// parameterized_signed_alu
module parameterized_signed_alu #(parameter in_data_width=16,out_data_width=16,arith_out_data_width=32)(
input signed [in_data_width-1:0]A,B,
input clk,rst,
input [3:0]alu_fn,
output shift_flag,arith_flag,logic_flag,cmp_flag,carry_out,
output [out_data_width-1:0]shift_out,logic_out,cmp_out,
output signed[arith_out_data_width-1:0] arith_out
);
wire arith_enable,shift_enable,logic_enable,cmp_enable;
arith_unit dut0(
.A(A),
.B(B),
.clk(clk),
.rst(rst),
.arith_enable(arith_enable),
.alu_fn(alu_fn[1:0]),
.carry_out(carry_out),
.arith_flag(arith_flag),
.arith_out(arith_out)
);
logic_unit dut1(
.A(A),
.B(B),
.clk(clk),
.rst(rst),
.logic_enable(logic_enable),
.alu_fn(alu_fn[1:0]),
.logic_flag(logic_flag),
.logic_out(logic_out)
);
cmp_unit   dut2(
.A(A),
.B(B),
.clk(clk),
.rst(rst),
.cmp_enable(cmp_enable),
.alu_fn(alu_fn[1:0]),
.cmp_flag(cmp_flag),
.cmp_out(cmp_out)
);
shift_unit dut3(
.A(A),
.B(B),
.clk(clk),
.rst(rst),
.shift_enable(shift_enable),
.alu_fn(alu_fn[1:0]),
.shift_flag(shift_flag),
.shift_out(shift_out)
);
decoder dut4(
.alu_fn(alu_fn[3:2]),
.arith_enable(arith_enable),
.cmp_enable(cmp_enable),
.logic_enable(logic_enable),
.shift_enable(shift_enable)
);
endmodule
Settings: LEC_CHECK=0, ABC_AREA=0, CAP_MARGIN=20, CELL_PAD_IN_SITES_DETAIL_PLACEMENT=0, CORE_MARGIN=2, CORE_UTILIZATION=23, CTS_CLUSTER_DIAMETER=164, CTS_CLUSTER_SIZE=98, MAX_ROUTING_LAYER=met4, SLEW_MARGIN=40, TNS_END_PERCENT=15; clock period 86.1 ns.
run.sh (not shown) runs the stock make flow with config.mk's settings and CLKGATE_MAP_FILE=.
The first run passed the timing, DRC and antenna checks.
==> next run, changes <==
- CAP_MARGIN: 20 -> 35
- CORE_UTILIZATION: 23 -> 72
- CTS_CLUSTER_DIAMETER: 164 -> 27
- CTS_CLUSTER_SIZE: 98 -> default
- PLACE_DENSITY_LB_ADDON: default -> 0.24
- TNS_END_PERCENT: 15 -> 5
- clock period: 86.1 -> 116.0 ns (I/O delays scaled with it)
The new run completed without violations; setup slack improves by 2700 ps; count of clock-buffer cells in the layout increases by 1; cell area decreases by about 12%; routed wire length decreases by 15%; non-clock buffer count decreases by 344.
==> next run, changes <==
- ABC_AREA: 0 -> 1
- CAP_MARGIN: 35 -> 20
- CELL_PAD_IN_SITES_DETAIL_PLACEMENT: 0 -> default
- CTS_CLUSTER_DIAMETER: 27 -> default
- MAX_ROUTING_LAYER: met4 -> default
- PLACE_DENSITY_LB_ADDON: 0.24 -> default
- SLEW_MARGIN: 40 -> 20
- TNS_END_PERCENT: 5 -> default
- clock period: 116.0 -> 99.8 ns (I/O delays scaled with it)
After rerunning:
- The changed run finished with timing, DRC and antenna clean
- wire length falls by about a fifth
- via count came out lower by a little under a tenth
- synthesized cell count went up by roughly a tenth
- final cell count rose by roughly a tenth
- area after synthesis goes down slightly
- flip-flop count is unchanged
==> next run, changes <==
- ABC_AREA: 1 -> default
- CORE_UTILIZATION: 72 -> 59
- clock period: 99.8 -> 69.5 ns (I/O delays scaled with it)
The changed run aborted during global routing (5_1_grt) with ODB-0269.
Die size climbs by 23%.
Synthesized area climbs by 0.83%.
Synthesized cell count drops by 9.9%.


parameterized_signed_alu again, from the RTL that the note above started with.
==> flow/config.mk <==
export PLATFORM = sky130hd
export DESIGN_NAME = parameterized_signed_alu
export DESIGN_NICKNAME = parameterized_signed_alu
export VERILOG_FILES = /design/flow/design.v
export SDC_FILE = /design/flow/constraint.sdc
export NUM_CORES = 4
export LEC_CHECK = 0
export ABC_AREA = 1
export CAP_MARGIN = 20
export CORE_MARGIN = 2
export CORE_UTILIZATION = 68
export CTS_CLUSTER_DIAMETER = 381
export CTS_CLUSTER_SIZE = 40
export HOLD_SLACK_MARGIN = 0.29
export PLACE_DENSITY = 0.62
export SLEW_MARGIN = 20
==> flow/constraint.sdc <==
create_clock -name core_clock -period 36.5 [get_ports {clk}]
set_input_delay 7.3000 -clock core_clock [delete_from_list [all_inputs] [get_ports {clk}]]
set_output_delay 7.3000 -clock core_clock [all_outputs]
set_load 0.01 [all_outputs]
The first run ended with an error in clock tree synthesis (4_1_cts) on DPL-0038.
==> next run, changes <==
ABC_AREA = not set   (was 1)
CORE_UTILIZATION = 58   (was 68)
CTS_CLUSTER_DIAMETER = not set   (was 381)
CTS_CLUSTER_SIZE = not set   (was 40)
HOLD_SLACK_MARGIN = not set   (was 0.29)
PLACE_DENSITY = not set   (was 0.62)
clock period = 79.6 ns   (was 36.5 ns; I/O delays follow)
The new run finished clean.
Area after synthesis goes up by about 0.8%.
Die area increases by about 18%.
Synthesized cell count falls by 9.9%.
==> next run, changes <==
CORE_UTILIZATION = 40   (was 58)
clock period = 83.2 ns   (was 79.6 ns; I/O delays follow)
The new run finished clean; final cell count grows by 0.63%; wire length stays flat; worst setup slack improves by 1.4 ns; hold slack gains 0.55 ns.
==> next run, changes <==
CORE_UTILIZATION = 23   (was 40)
clock period = 99.8 ns   (was 83.2 ns; I/O delays follow)
=> Global-route usage shrinks by 14 points. Worst setup slack is better by 1.6 ns. Routed wire length shrinks by 1.7%. Utilization shrinks by 27 points. Non-clock buffer count shrinks by 1006. Cell count grows by 1.0%.
==> next run, changes <==
CORE_UTILIZATION = 40   (was 23)
GPL_ROUTABILITY_DRIVEN = 0   (was not set)
PLACE_DENSITY_LB_ADDON = 0.05   (was not set)
clock period = 85.0 ns   (was 99.8 ns; I/O delays follow)
Effect: The new run passed the timing, DRC and antenna checks; routed wire length is lower by 1.5%; setup slack gets worse by 1.6 ns; global-route usage goes up by 13 points; worst hold slack degrades by 3.0 ns; synthesized cell count is unchanged; die size drops by about 40%; critical path depth grows by 12; via count is higher by 1.2%; synthesized area stays the same.
==> next run, changes <==
CORE_UTILIZATION = 25   (was 40)
GPL_ROUTABILITY_DRIVEN = not set   (was 0)
PLACE_DENSITY_LB_ADDON = not set   (was 0.05)
clock period = 83.2 ns   (was 85.0 ns; I/O delays follow)
The new run completed without violations.
Critical path depth decreases by 1.
Cell count increases by 24%.
Global-route usage decreases by 9.2 points.
Synthesized cell count stays the same.
Synthesized area is unchanged.
Utilization decreases by 14 points.
Die area increases by 59%.
Setup slack gets better by 0.13 ns.


The RTL this note starts from:
==> flow/design.v <==
module decoder(
input [1:0]alu_fn,
output reg arith_enable,cmp_enable,logic_enable,shift_enable
);
always @(*) begin
        arith_enable=0;
        logic_enable=0;
        cmp_enable=0;
        shift_enable=0;
    case (alu_fn)
       2'b00: arith_enable=1;
       2'b01: logic_enable=1;
       2'b10: cmp_enable=1;
       2'b11: shift_enable=1;
    endcase
end
endmodule
module arith_unit#(parameter in_data_width=16,out_data_width=32)(
input signed [in_data_width-1:0]A,B,
input clk,rst,arith_enable,
input [1:0]alu_fn,
output  carry_out,
output reg arith_flag,
output reg signed[out_data_width-1:0]arith_out
);
assign carry_out=arith_out[in_data_width];
always @(posedge clk , negedge rst) begin
    if(!rst)begin
        arith_flag<=0;
        arith_out<=0;
    end
    else if(arith_enable) begin
        arith_flag<=1;
    case (alu_fn)
        2'b00: arith_out<=A + B;
        2'b01: arith_out<=A - B;
        2'b10: arith_out<=A * B;
        2'b11: arith_out<=(B == 0) ? 0 : A / B;
    endcase
    end
    else begin
        arith_flag<=0;
        arith_out<=0;
    end
end
endmodule
module logic_unit#(parameter in_data_width=16,out_data_width=16)(
input signed[in_data_width-1:0]  A,B,
input clk,rst,logic_enable,
input [1:0]alu_fn,
output reg logic_flag,
output reg [out_data_width-1:0]logic_out
);
reg logic_flag_next;
reg [out_data_width-1:0]logic_out_next;
always @(posedge clk , negedge rst) begin
    if(!rst)begin
        logic_out<=0;
        logic_flag<=0;
    end
    else begin
        logic_out<=logic_out_next;
        logic_flag<=logic_flag_next;
    end    
end
always @(*) begin
    if(logic_enable) begin
        logic_flag_next=1;
    case (alu_fn)
        2'b00: logic_out_next= A & B;
        2'b01: logic_out_next= A | B;
        2'b10: logic_out_next=~(A & B);
        2'b11: logic_out_next=~(A | B);
    endcase
    end
    else begin
        logic_flag_next=0;
        logic_out_next=0;
    end
end
endmodule
module cmp_unit#(parameter in_data_width=16,out_data_width=16)(
input [in_data_width-1:0]A,B,
input clk,rst,cmp_enable,
input [1:0]alu_fn,
output reg cmp_flag,
output reg [out_data_width-1:0]cmp_out
);
always @(posedge clk , negedge rst) begin
    if(!rst)begin
        cmp_out<=0;
        cmp_flag<=0;
    end
    else if(cmp_enable) begin
        cmp_flag<=1;
    case (alu_fn)
        2'b00: cmp_out<=0;
        2'b01: cmp_out<=(A==B)?1:0;
        2'b10: cmp_out<=(A>B)?2:0;
        2'b11: cmp_out<=(A<B)?3:0;
    endcase
    end
    else begin
        cmp_out<=0;
        cmp_flag<=0;
    end
end
endmodule
module shift_unit#(parameter in_data_width=16,out_data_width=16)(
input [in_data_width-1:0]A,B,
input clk,rst,shift_enable,
input [1:0]alu_fn,
output reg shift_flag,
output reg [out_data_width-1:0]shift_out
);
always @(posedge clk , negedge rst) begin
    if(!rst)begin
        shift_flag<=0;
        shift_out<=0;
    end
    else if(shift_enable) begin
        shift_flag<=1;
    case (alu_fn)
        2'b00: shift_out<=A>>1;
        2'b01: shift_out<=A<<1;
        2'b10: shift_out<=B>>1;
        2'b11: shift_out<=B<<1;
    endcase
    end
    else begin
        shift_flag<=0;
        shift_out<=0;
    end
end
endmodule
module parameterized_signed_alu #(parameter in_data_width=16,out_data_width=16,arith_out_data_width=32)(
input signed [in_data_width-1:0]A,B,
input clk,rst,
input [3:0]alu_fn,
output shift_flag,arith_flag,logic_flag,cmp_flag,carry_out,
output [out_data_width-1:0]shift_out,logic_out,cmp_out,
output signed[arith_out_data_width-1:0] arith_out
);
wire arith_enable,shift_enable,logic_enable,cmp_enable;
arith_unit dut0(
.A(A),
.B(B),
.clk(clk),
.rst(rst),
.arith_enable(arith_enable),
.alu_fn(alu_fn[1:0]),
.carry_out(carry_out),
.arith_flag(arith_flag),
.arith_out(arith_out)
);
logic_unit dut1(
.A(A),
.B(B),
.clk(clk),
.rst(rst),
.logic_enable(logic_enable),
.alu_fn(alu_fn[1:0]),
.logic_flag(logic_flag),
.logic_out(logic_out)
);
cmp_unit   dut2(
.A(A),
.B(B),
.clk(clk),
.rst(rst),
.cmp_enable(cmp_enable),
.alu_fn(alu_fn[1:0]),
.cmp_flag(cmp_flag),
.cmp_out(cmp_out)
);
shift_unit dut3(
.A(A),
.B(B),
.clk(clk),
.rst(rst),
.shift_enable(shift_enable),
.alu_fn(alu_fn[1:0]),
.shift_flag(shift_flag),
.shift_out(shift_out)
);
decoder dut4(
.alu_fn(alu_fn[3:2]),
.arith_enable(arith_enable),
.cmp_enable(cmp_enable),
.logic_enable(logic_enable),
.shift_enable(shift_enable)
);
endmodule
clock: 116.0 ns
lec_check: 0
abc_area: 1
cap_margin: 35
cell_pad_in_sites_detail_placement: 0
core_margin: 2
core_utilization: 68
cts_cluster_diameter: 27
cts_cluster_size: 74
max_routing_layer: met4
slew_margin: 40
The starting point finished clean.
Change:
- ABC_AREA: 1 -> 0
- CAP_MARGIN: 35 -> 20
- CORE_UTILIZATION: 68 -> 23
- CTS_CLUSTER_DIAMETER: 27 -> 164
- CTS_CLUSTER_SIZE: 74 -> 98
- TNS_END_PERCENT: not set -> 10
- clock period: 116.0 -> 86.1 ns (I/O delays scaled with it)
- The changed run went through all stages and came out clean
- synthesized cell count went down by roughly a tenth
- final cell count rose by about a fifth
- count of clock-buffer cells in the layout drops by 1
- setup slack degrades by 7300 ps
- die size climbs to 2.9 times its value
- sequential share of layout area is lower by 0.56 points
- global-route usage goes down by 21 points
- synthesized area went up slightly
- core utilization drops by 44 points
- via count grows by a little under a tenth
Change:
- CAP_MARGIN: 20 -> 35
- PLACE_DENSITY: not set -> 0.79
Outcome:
- count of clock-buffer cells in the layout is unchanged
- wire length falls by 9.9%
- hold slack is better by 160 ps
- setup slack is better by 130 ps
- final area falls by 1.4%
- global-route usage falls by 2.1 points
- via count rises by 0.81%
- non-clock buffer count falls by 68
- core utilization falls by 0.40 points
Change:
- CELL_PAD_IN_SITES_DETAIL_PLACEMENT: 0 -> 2
- CORE_MARGIN: 2 -> 10
- CORE_UTILIZATION: 23 -> 50
- CTS_CLUSTER_SIZE: 98 -> not set
- GPL_TIMING_DRIVEN: not set -> 0
- PLACE_DENSITY: 0.79 -> not set
- TNS_END_PERCENT: 10 -> not set
- clock period: 86.1 -> 107.0 ns (I/O delays scaled with it)
With this change the flow died in detailed placement, error DPL-0033.
Synthesized cell count does not change.
Die area came out lower by 48%.
Synthesized area stays the same.
Change:
- CELL_PAD_IN_SITES_DETAIL_PLACEMENT: 2 -> 0
- CORE_MARGIN: 10 -> 2
- CORE_UTILIZATION: 50 -> 23
- CTS_CLUSTER_SIZE: not set -> 98
- GPL_TIMING_DRIVEN: 0 -> not set
- SLEW_MARGIN: 40 -> 5
- TNS_END_PERCENT: not set -> 20
- clock period: 107.0 -> 86.1 ns (I/O delays scaled with it)
Result: With this change the flow went through all stages and came out clean. Synthesized cell count stays the same. Area after synthesis does not change. Die size rises by 94%.


// parameterized_signed_alu: RTL as listed in full above, without the edits since
Settings: LEC_CHECK=0, CAP_MARGIN=20, CELL_PAD_IN_SITES_GLOBAL_PLACEMENT=3, CORE_MARGIN=2, CORE_UTILIZATION=40, GPL_ROUTABILITY_DRIVEN=0, SLEW_MARGIN=20; clock period 85.0 ns.
==> next run, changes <==
Settings changed: CELL_PAD_IN_SITES_GLOBAL_PLACEMENT 3 to not set, CORE_UTILIZATION 40 to 58, GPL_ROUTABILITY_DRIVEN 0 to not set, MAX_ROUTING_LAYER set to met4, TNS_END_PERCENT set to 5.
Clock period 85.0 ns to 72.6 ns, I/O delays scaled along.
After rerunning: Now the flow reached the layout checks and failed them: setup timing. Worst setup slack got worse by 7.2 ns. Non-clock buffer count rose by 1328. Core utilization rose by 38 points. Sequential share of layout area fell by 0.58 points. Synthesized area is unchanged. Final cell count rose by roughly a tenth.


Starts from the design.v that is shown in full above.
Settings: LEC_CHECK=0, CAP_MARGIN=20, CORE_MARGIN=2, CORE_UTILIZATION=58, SLEW_MARGIN=20; clock period 72.6 ns.
The first run ended with an error in 5_1_grt on GRT-0232.
Rerun with:
Settings changed: CORE_UTILIZATION 58 to 66, MAX_ROUTING_LAYER set to met4, TNS_END_PERCENT set to 5.
Clock period 72.6 ns to 79.2 ns, I/O delays scaled along.
The changed run never finished: it broke off in 5_1_grt on GRT-0232.
Area after synthesis is unchanged.
Die area shrinks by 12%.
Synthesized cell count stays the same.


## v6
// parameterized_signed_alu: RTL as listed in full above, without the edits since
Settings: LEC_CHECK=0, ABC_AREA=0, CAP_MARGIN=35, CELL_PAD_IN_SITES_DETAIL_PLACEMENT=0, CORE_MARGIN=2, CORE_UTILIZATION=72, CTS_CLUSTER_DIAMETER=27, CTS_CLUSTER_SIZE=25, MAX_ROUTING_LAYER=met4, PLACE_DENSITY_LB_ADDON=0.27, SLEW_MARGIN=40; clock period 116.0 ns.
Changes in v7 relative to v6:
# v6
export LEC_CHECK = 0
export ABC_AREA = 0
export CAP_MARGIN = 35
export CELL_PAD_IN_SITES_DETAIL_PLACEMENT = 0
export CORE_MARGIN = 2
export CORE_UTILIZATION = 72
export CTS_CLUSTER_DIAMETER = 27
export CTS_CLUSTER_SIZE = 25
export MAX_ROUTING_LAYER = met4
export PLACE_DENSITY_LB_ADDON = 0.27
export SLEW_MARGIN = 40
create_clock -name core_clock -period 116.0 [get_ports {clk}]
# v7
export LEC_CHECK = 0
export CAP_MARGIN = 20
export CORE_MARGIN = 2
export CORE_UTILIZATION = 65
export MAX_ROUTING_LAYER = met4
export SLEW_MARGIN = 20
export TNS_END_PERCENT = 5
create_clock -name core_clock -period 79.2 [get_ports {clk}]
Results
- Of v6 and v7, just one finished clean: v6.
- v7 had finished all stages when the layout checks came back failing, citing max-capacitance violations, max-slew violations, negative setup slack.
- Reported for v6 and v7, area occupied by registers turned out identical to the last digit.
- v7 vs. v6: sum of met3 wire segment lengths after detailed routing went up; minimum setup slack in the final design fell 7.80 ns; setup TNS fell by 42.39 ns; total routing usage reported by global routing now sits lower.
- Re number of sequential cells in the layout: no difference whatsoever between v6 and v7.
- Looking at sequential share of cell area across v6 and v7, the one that comes out higher is v6.
- v7 vs. v6: fraction of area in multi-input gates went down by 12 points.
- v7: final cell area excluding filler cells higher than v6
